## atan
module atan
(
    input                       clk         ,
    input                       rst_n       ,
    input                       trig        ,
    output                      vld         ,
    input       signed  [16:0]  para_in     ,
    output  reg signed  [11:0]  atany            
);
Settings: LEC_CHECK=0, ABC_AREA=1, CAP_MARGIN=20, CORE_MARGIN=2, CORE_UTILIZATION=70, CTS_CLUSTER_DIAMETER=57, CTS_CLUSTER_SIZE=49, PLACE_DENSITY=0.73, SETUP_SLACK_MARGIN=0.88, SLEW_MARGIN=20; clock period 3.1 ns.
run.sh (not shown) runs the stock make flow with config.mk's settings and CLKGATE_MAP_FILE=.
The starting point never finished: it broke off in 3_5_place_dp, error DPL-0033.
Change:
CTS_CLUSTER_DIAMETER = 371   (was 57)
CTS_CLUSTER_SIZE = default   (was 49)
PLACE_DENSITY = default   (was 0.73)
SETUP_SLACK_MARGIN = default   (was 0.88)
clock period = 2.82 ns   (was 3.1 ns; I/O delays follow)
The new run did not get past 4_1_cts.
Die area is unchanged.
Area after synthesis is unchanged.
Synthesized cell count is unchanged.
Change:
ABC_AREA = default   (was 1)
CORE_UTILIZATION = 58   (was 70)
CTS_CLUSTER_DIAMETER = default   (was 371)
SETUP_SLACK_MARGIN = 1.19   (was default)
clock period = 4.08 ns   (was 2.82 ns; I/O delays follow)
Outcome: With this change the flow never finished: it broke off in 5_1_grt, error GRT-0232; synthesized area falls by a few percent; die size is higher by about a fifth; synthesized cell count went down by a quarter to a third.


The RTL this note starts from:
==> flow/design.v <==
module atan
(
    input                       clk         ,
    input                       rst_n       ,
    input                       trig        ,
    output                      vld         ,
    input       signed  [16:0]  para_in     ,
    output  reg signed  [11:0]  atany            
);
reg                     run_latch   ;
reg             [3:0]   cnt         ;
reg     signed  [18:0]  tmp1        ;
reg     signed  [18:0]  tmp2        ;
wire    signed  [19:0]  y0          ;
reg     signed  [19:0]  xr          ;
reg     signed  [19:0]  yr          ;
reg     signed  [19:0]  x2          ;
reg     signed  [19:0]  y2          ;
always @(posedge clk or negedge rst_n)
begin
    if (!rst_n)
        run_latch <= 1'b0;
    else
    begin
        if (trig)
            run_latch <= 1'b1;
        else if (cnt == 4'd9)
            run_latch <= 1'b0;
    end
end
always @(posedge clk or negedge rst_n)
begin
    if (!rst_n)
        cnt <= 4'd0;
    else
    begin
        if (run_latch)
            cnt <= cnt + 4'd1;
        else
            cnt <= 4'd0;
    end
end
assign vld = (cnt == 4'd10);
assign y0 = para_in<<2;
always @(*)
begin
    if (run_latch)
    begin
        case(cnt)
            4'd0:
            begin
                tmp1 = y2>>>1;
                tmp2 = x2>>>1;
            end
            4'd1:
            begin
                tmp1 = y2>>>2;
                tmp2 = x2>>>2;
            end
            4'd2:
            begin
                tmp1 = y2>>>3;
                tmp2 = x2>>>3;
            end
            4'd3:
            begin
                tmp1 = y2>>>4;
                tmp2 = x2>>>4;
            end
            4'd4:
            begin
                tmp1 = y2>>>5;
                tmp2 = x2>>>5;
            end
            4'd5:
            begin
                tmp1 = y2>>>6;
                tmp2 = x2>>>6;
            end
            4'd6:
            begin
                tmp1 = y2>>>7;
                tmp2 = x2>>>7;
            end
            4'd7:
            begin
                tmp1 = y2>>>8;
                tmp2 = x2>>>8;
            end
            4'd8:
            begin
                tmp1 = y2>>>9;
                tmp2 = x2>>>9;
            end
            4'd9:
            begin
                tmp1 = y2>>>10;
                tmp2 = x2>>>10;
            end
            default:     
            begin
                tmp1 = 19'd0;
                tmp2 = 19'd0;
            end
        endcase
    end
    else
    begin
        tmp1 = 19'd0;
        tmp2 = 19'd0;
    end
end
always @(*)
begin
    if (run_latch)
    begin
        if ((x2[19] == y2[19]) | (x2 == 20'd0) | (y2 == 20'd0))
        begin
            xr = x2 + tmp1;
            yr = y2 - tmp2;
        end
        else
        begin
            xr = x2 - tmp1;
            yr = y2 + tmp2;
        end
    end
    else
    begin
        xr = 20'd0;
        yr = 20'd0;
    end
end
always @(posedge clk or negedge rst_n)
begin
    if (!rst_n)
    begin
        x2 <= 20'd0;
        y2 <= 20'd0;
    end
    else
    begin
        if (trig)
        begin
            if (~para_in[16]) 
            begin
                x2 <= 20'd1024 + y0;
                y2 <= y0 - 20'd1024;
            end
            else  
            begin
                x2 <= 20'd1024 - y0;
                y2 <= y0 + 20'd1024;
            end
        end
        else if (run_latch)
        begin
            x2 <= xr;
            y2 <= yr;
        end
    end
end
always @(posedge clk or negedge rst_n)
begin
    if (!rst_n)
        atany <= 12'd0;
    else 
    begin
        if (trig)
        begin
            if (~para_in[16]) 
                atany <= 12'd804;
            else 
                atany <= 12'd3292;
        end
        else if (run_latch)
        begin
            case (cnt)
                4'd0: 
                begin
                    if ((x2[19] == y2[19]) | (x2 == 20'd0) | (y2 == 20'd0))
                        atany <= atany + 12'd475;
                    else
                        atany <= atany - 12'd475;
                end
                4'd1: 
                begin
                    if ((x2[19] == y2[19]) | (x2 == 20'd0) | (y2 == 20'd0)) 
                        atany <= atany + 12'd251;
                    else
                        atany <= atany - 12'd251;
                end
                4'd2: 
                begin
                    if ((x2[19] == y2[19]) | (x2 == 20'd0) | (y2 == 20'd0)) 
                        atany <= atany + 12'd127;
                    else
                        atany <= atany - 12'd127;
                end
                4'd3: 
                begin
                    if ((x2[19] == y2[19]) | (x2 == 20'd0) | (y2 == 20'd0))
                        atany <= atany + 12'd64;
                    else
                        atany <= atany - 12'd64;
                end
                4'd4: 
                begin
                    if ((x2[19] == y2[19]) | (x2 == 20'd0) | (y2 == 20'd0))
                        atany <= atany + 12'd32;
                    else
                        atany <= atany - 12'd32;
                end
                4'd5: 
                begin
                    if ((x2[19] == y2[19]) | (x2 == 20'd0) | (y2 == 20'd0))
                        atany <= atany + 12'd16;
                    else
                        atany <= atany - 12'd16;
                end
                4'd6: 
                begin
                    if ((x2[19] == y2[19]) | (x2 == 20'd0) | (y2 == 20'd0))
                        atany <= atany + 12'd8;
                    else
                        atany <= atany - 12'd8;
                end
                4'd7: 
                begin
                    if ((x2[19] == y2[19]) | (x2 == 20'd0) | (y2 == 20'd0))
                        atany <= atany + 12'd4;
                    else
                        atany <= atany - 12'd4;
                end
                4'd8: 
                begin
                    if ((x2[19] == y2[19]) | (x2 == 20'd0) | (y2 == 20'd0))
                        atany <= atany + 12'd2;
                    else
                        atany <= atany - 12'd2;
                end
                4'd9: 
                begin
                    if ((x2[19] == y2[19]) | (x2 == 20'd0) | (y2 == 20'd0))
                        atany <= atany + 12'd1;
                    else
                        atany <= atany - 12'd1;
                end
            endcase
        end
    end
end
endmodule
Settings: LEC_CHECK=0, ABC_AREA=0, CAP_MARGIN=20, CELL_PAD_IN_SITES_GLOBAL_PLACEMENT=3, CORE_ASPECT_RATIO=0.5, CORE_MARGIN=2, CORE_UTILIZATION=40, CTS_CLUSTER_DIAMETER=208, CTS_CLUSTER_SIZE=99, GPL_ROUTABILITY_DRIVEN=0, PLACE_DENSITY_LB_ADDON=0.3, SLEW_MARGIN=20, TNS_END_PERCENT=20; clock period 6.0 ns.
Change:
Settings changed: CELL_PAD_IN_SITES_GLOBAL_PLACEMENT 3 to default, CORE_ASPECT_RATIO 0.5 to default, CTS_CLUSTER_DIAMETER 208 to 210, HOLD_SLACK_MARGIN from default to -0.09, PLACE_DENSITY_LB_ADDON 0.3 to default, SETUP_SLACK_MARGIN from default to -0.29, TNS_END_PERCENT 20 to 15.
Global-route usage shrinks by 1.7 points.
Design area is about the same.
Non-clock buffer count shrinks by 5.
Wire length shrinks by about 5.6%.
Die area is about the same.
Worst hold slack is worse by 0.0085 ns.
First-iteration DRC count grows by 30%.
Change:
Settings changed: ABC_AREA 0 to 1, CTS_CLUSTER_DIAMETER 210 to 116, PLACE_DENSITY from default to 0.84, SETUP_SLACK_MARGIN -0.29 to default.
Result: Via count is higher by about a fifth; first-iteration DRC count is higher by about a fifth; wire length is higher by a few percent; core utilization is lower by 0.16 points; final area is higher by a few percent.
Change:
Settings changed: ABC_AREA 1 to 0, CELL_PAD_IN_SITES_GLOBAL_PLACEMENT from default to 3, CORE_ASPECT_RATIO from default to 0.5, CORE_UTILIZATION 40 to 39, CTS_CLUSTER_DIAMETER 116 to 210, HOLD_SLACK_MARGIN -0.09 to 0.28, PLACE_DENSITY 0.84 to default, PLACE_DENSITY_LB_ADDON from default to 0.29, SETUP_SLACK_MARGIN from default to -0.29.
Result: The new run completed with no timing, DRC or antenna violations; critical path depth fell by 4; via count shrinks by about a fifth; worst hold slack gets better by 0.016 ns; register-to-register slack degrades by 0.34 ns.
Change:
Settings changed: ABC_AREA 0 to default, CAP_MARGIN 20 to 5, CORE_ASPECT_RATIO 0.5 to default, CTS_CLUSTER_DIAMETER 210 to default, CTS_CLUSTER_SIZE 99 to 55, GPL_ROUTABILITY_DRIVEN 0 to default, HOLD_SLACK_MARGIN 0.28 to default, PLACE_DENSITY_LB_ADDON 0.29 to default, SETUP_SLACK_MARGIN -0.29 to 0.23, TNS_END_PERCENT 15 to default.
Clock period 6.0 ns to 3.72 ns, I/O delays scaled along.
Result: This time the run reached the layout checks and failed them: setup timing; via count rises by 20%; worst setup slack degrades by 1.3 ns; non-clock buffer count rose by 491; clock-buffer cell count does not change.
